run 1:
Design mdc, start of the top module:
module mdc (clk, rst_n, start, A, B, out, done);
input clk, rst_n, start;
input [7:0] A, B;
output reg [7:0] out;
output reg done;
reg [1:0] state;
reg [7:0] A_aux, B_aux;
localparam IDLE = 2'b00;
localparam SUBTRACT = 2'b01;
localparam FINISHED = 2'b10;
always @(posedge clk or negedge rst_n) begin
    if (!rst_n) begin
        state <= IDLE;
        out <= 0;
        done <= 0;
    end else begin
        done <= 0;
        case (state)
            IDLE: begin
                state <= IDLE;
                if (start) begin
                    state <= SUBTRACT;
                    A_aux <= A;
                    B_aux <= B;
                end
            end
            SUBTRACT: begin
                state <= SUBTRACT;
                if (A_aux > B_aux)
                    A_aux <= A_aux - B_aux;
                else if (B_aux > A_aux)
                    B_aux <= B_aux - A_aux;
                else
                    state <= FINISHED;
            end
            FINISHED: begin
                state <= IDLE;
                done <= 1;
                out <= A_aux;
            end
            default: state <= IDLE;
        endcase
    end
end
endmodule
Settings: LEC_CHECK=0, CAP_MARGIN=40, CORE_MARGIN=2, CORE_UTILIZATION=68, CTS_BUF_LIST=sky130_fd_sc_hd__clkbuf_16, CTS_CLUSTER_SIZE=89, GPL_TIMING_DRIVEN=1, SETUP_SLACK_MARGIN=-0.13, SLEW_MARGIN=20; clock period 3.94 ns.
run.sh (not shown) runs the stock make flow with config.mk's settings and CLKGATE_MAP_FILE=.
Run 1 ran to completion and came out clean on the timing, DRC and antenna checks.
Edits applied to the flow inputs when going from run 1 to run 2:
- a deleted SETUP_SLACK_MARGIN that had been -0.13
- a deleted CTS_CLUSTER_SIZE that had been 89
- a deleted GPL_TIMING_DRIVEN that had been 1
- a change of the clock period (ns, I/O delays scaled along) from 3.94 to 2.16
## What came out
global routing: run 2 exited with error. Comparing run 1 against run 2, there is no change at all in number of synthesized register bits. Delta (run 2 minus run 1): synthesized cell count ~0 delta, setup slack after placement has decreased, cell area reported after detailed placement went up, count of instances resized after the clock tree is built rose 14, cell count in the Yosys report about even.
## Diff of input files: run 3 against run 2
- HOLD_SLACK_MARGIN: unset -> -0.1
- CORE_UTILIZATION: 68 -> 65
- CAP_MARGIN: 40 -> 20
For standard cell core area, dividing the value from run 3 by the value from run 2 gives 1.08. Run 3 vs. run 2: post-cts gate resize count went down by 6. Cmp run 2 and run 3 / height of the die / higher: run 3. Comparing run 3 against run 2, there is no change at all in number of buffers inserted for hold repair after clock tree synthesis. Run 3 reports a higher worst slack at placement than run 2 does. In run 3 the implementation ran to completion but is not tape-out ready, as the final checks report setup timing. | die area | higher: run 3 |. Run 3 ends up with a count of standard-cell rows that is 1 higher than in run 2. In terms of synthesized area, run 2 and run 3 differ only marginally. Summary: with run 2 as the reference, post-placement cell count in run 3 moved down slightly.
diff inputs: run 3 => run 4
- a change of CORE_UTILIZATION from 65 to 69
- an added ABC_AREA of 1
- a deleted HOLD_SLACK_MARGIN that had been -0.1
- a change of the clock period (ns, I/O delays scaled along) from 2.16 to 2.64
==> results <==
- Clock share of power: run 4 and run 3 compared, higher one is run 4
- Cell area, run 4 and run 3: higher on run 3
- FAIL: run 3; every other run in run 4 and run 3 is clean
- Final checks on run 3, whose flow otherwise completed, came back failing, citing setup timing.
- The higher mux contribution to synthesized area of run 4 and run 3 is in run 3.
- Compared with run 3, final total power in run 4 decreased by more than a quarter.
- Measured against each other, run 4 and run 3 differ in number of failing setup endpoints in the final timing report, the higher figure coming from run 3.
- Run 4 vs run 3, slowest cell on the critical path: sky130_fd_sc_hd__fa_1 vs sky130_fd_sc_hd__edfxtp_1


mdc again, from the RTL that the note above started with.
==> flow/config.mk <==
export PLATFORM = sky130hd
export DESIGN_NAME = mdc
export DESIGN_NICKNAME = mdc
export VERILOG_FILES = /design/flow/design.v
export SDC_FILE = /design/flow/constraint.sdc
export NUM_CORES = 4
export LEC_CHECK = 0
export CAP_MARGIN = 0
export CELL_PAD_IN_SITES_GLOBAL_PLACEMENT = 2
export CORE_ASPECT_RATIO = 0.71
export CORE_MARGIN = 2
export CORE_UTILIZATION = 49
export CTS_BUF_LIST = sky130_fd_sc_hd__clkbuf_16
export CTS_CLUSTER_SIZE = 89
export GPL_ROUTABILITY_DRIVEN = 0
export GPL_TIMING_DRIVEN = 0
export HOLD_SLACK_MARGIN = 0.02
export PLACE_DENSITY = 0.84
export SLEW_MARGIN = 20
==> flow/constraint.sdc <==
create_clock -name core_clock -period 1.58 [get_ports {clk}]
set_input_delay 0.3160 -clock core_clock [delete_from_list [all_inputs] [get_ports {clk}]]
set_output_delay 0.3160 -clock core_clock [all_outputs]
set_load 0.01 [all_outputs]
The baseline did not get past global placement (3_3_place_gp) on GPL-0301.
Next try:
Settings changed: CELL_PAD_IN_SITES_GLOBAL_PLACEMENT 2 to unset, CORE_ASPECT_RATIO 0.71 to unset, CORE_UTILIZATION 49 to 66, CTS_CLUSTER_SIZE 89 to unset, GPL_ROUTABILITY_DRIVEN 0 to unset, GPL_TIMING_DRIVEN 0 to unset, HOLD_SLACK_MARGIN 0.02 to unset, PLACE_DENSITY 0.84 to unset.
Clock period 1.58 ns to 2.15 ns, I/O delays scaled along.
Outcome: This time the run died in global routing (5_1_grt). Synthesized area stays the same. Synthesized cell count stays the same. Die area goes down by 24%.
Next try:
Settings changed: CAP_MARGIN 0 to 20, CORE_UTILIZATION 66 to 63.
Clock period 2.15 ns to 2.27 ns, I/O delays scaled along.
What happened: This time the run finished with timing, DRC and antenna clean; synthesized area is unchanged; die area came out higher by 4.4%; synthesized cell count does not change.


## run A
Starting RTL as in the previous note.
clock: 4.0 ns
lec_check: 0
cap_margin: 20
core_margin: 2
core_utilization: 40
cts_buf_list: sky130_fd_sc_hd__clkbuf_16
gpl_routability_driven: 0
place_density_lb_addon: 0.0
slew_margin: 20
diff inputs: run A => run B
- CORE_UTILIZATION now 67, was 40
- CELL_PAD_IN_SITES_GLOBAL_PLACEMENT now 1, previously not set
- SETUP_SLACK_MARGIN now 0.2, previously not set
- CTS_CLUSTER_DIAMETER now 356, previously not set
- MIN_ROUTING_LAYER now met2, previously not set
- CORE_MARGIN now 8, was 2
- PLACE_DENSITY_LB_ADDON now 0.28, was 0.0
- CELL_PAD_IN_SITES_DETAIL_PLACEMENT now 1, previously not set
--- outcome ---
- In the summary table, run B is marked failed, with error FLW-0024 raised in global placement without I/O.
- On synthesized cell count, run B and run A are neck and neck.
- Run B against run A: mapped cell area flat, post-synth net total barely changed, die span in y -5.4%.
- The row count in run B sits 6 below the value recorded for run A.
- Area of the core region came out lower on run B than on run A.
- Part of the Yosys area used for sequential elements: run A vs run B identical
- NOTE die area run A->run B decreased by more than 10%
Inputs modified between run B and run C:
- clearing MIN_ROUTING_LAYER, which used to be met2
- clearing PLACE_DENSITY_LB_ADDON, which used to be 0.28
- putting CTS_CLUSTER_SIZE at 100 where nothing was set
- swapping 67 for 40 in CORE_UTILIZATION
- clearing GPL_ROUTABILITY_DRIVEN, which used to be 0
- clearing SETUP_SLACK_MARGIN, which used to be 0.2
- putting TNS_END_PERCENT at 5 where nothing was set
- swapping 356 for 386 in CTS_CLUSTER_DIAMETER
- clearing CELL_PAD_IN_SITES_DETAIL_PLACEMENT, which used to be 1
- clearing CELL_PAD_IN_SITES_GLOBAL_PLACEMENT, which used to be 1
- swapping 8 for 2 in CORE_MARGIN
--- outcome ---
- Looking at the reports, run C completed the entire flow and the layout it produced met the timing, DRC and antenna checks.
- Die width: run C > run B
- From run B to run C the numbers moved as follows: number of rows in the core area shows an increase of 6, die area picked up an extra 12%, placeable core region picked up an extra 71%.
### run C -> run D
- a change of CORE_UTILIZATION from 40 to 43
- an added GPL_TIMING_DRIVEN of 0
- a change of CORE_MARGIN from 2 to 4
- a change of CAP_MARGIN from 20 to 15
- a deleted CTS_CLUSTER_SIZE that had been 100
- a change of SLEW_MARGIN from 20 to 15
- an added GPL_ROUTABILITY_DRIVEN of 1
- an added PLACE_DENSITY_LB_ADDON of 0.02
- an added HOLD_SLACK_MARGIN of 0.23
- a change of CTS_CLUSTER_DIAMETER from 386 to 304
- a change of TNS_END_PERCENT from 5 to 40
- an added CORE_ASPECT_RATIO of 0.9
Findings:
Higher post-route cell area goes to run D over run C. Of run C and run D, run D shows the higher relative slew slack, with run C below it. Sort run C and run D by met3 layer usage reported by global route desc -> top: run D. Run D vs run C — data arrival time at the worst-slack endpoint rose 0.09 ns.
Power figures rest on the tool's default switching activity, not on a simulated workload.
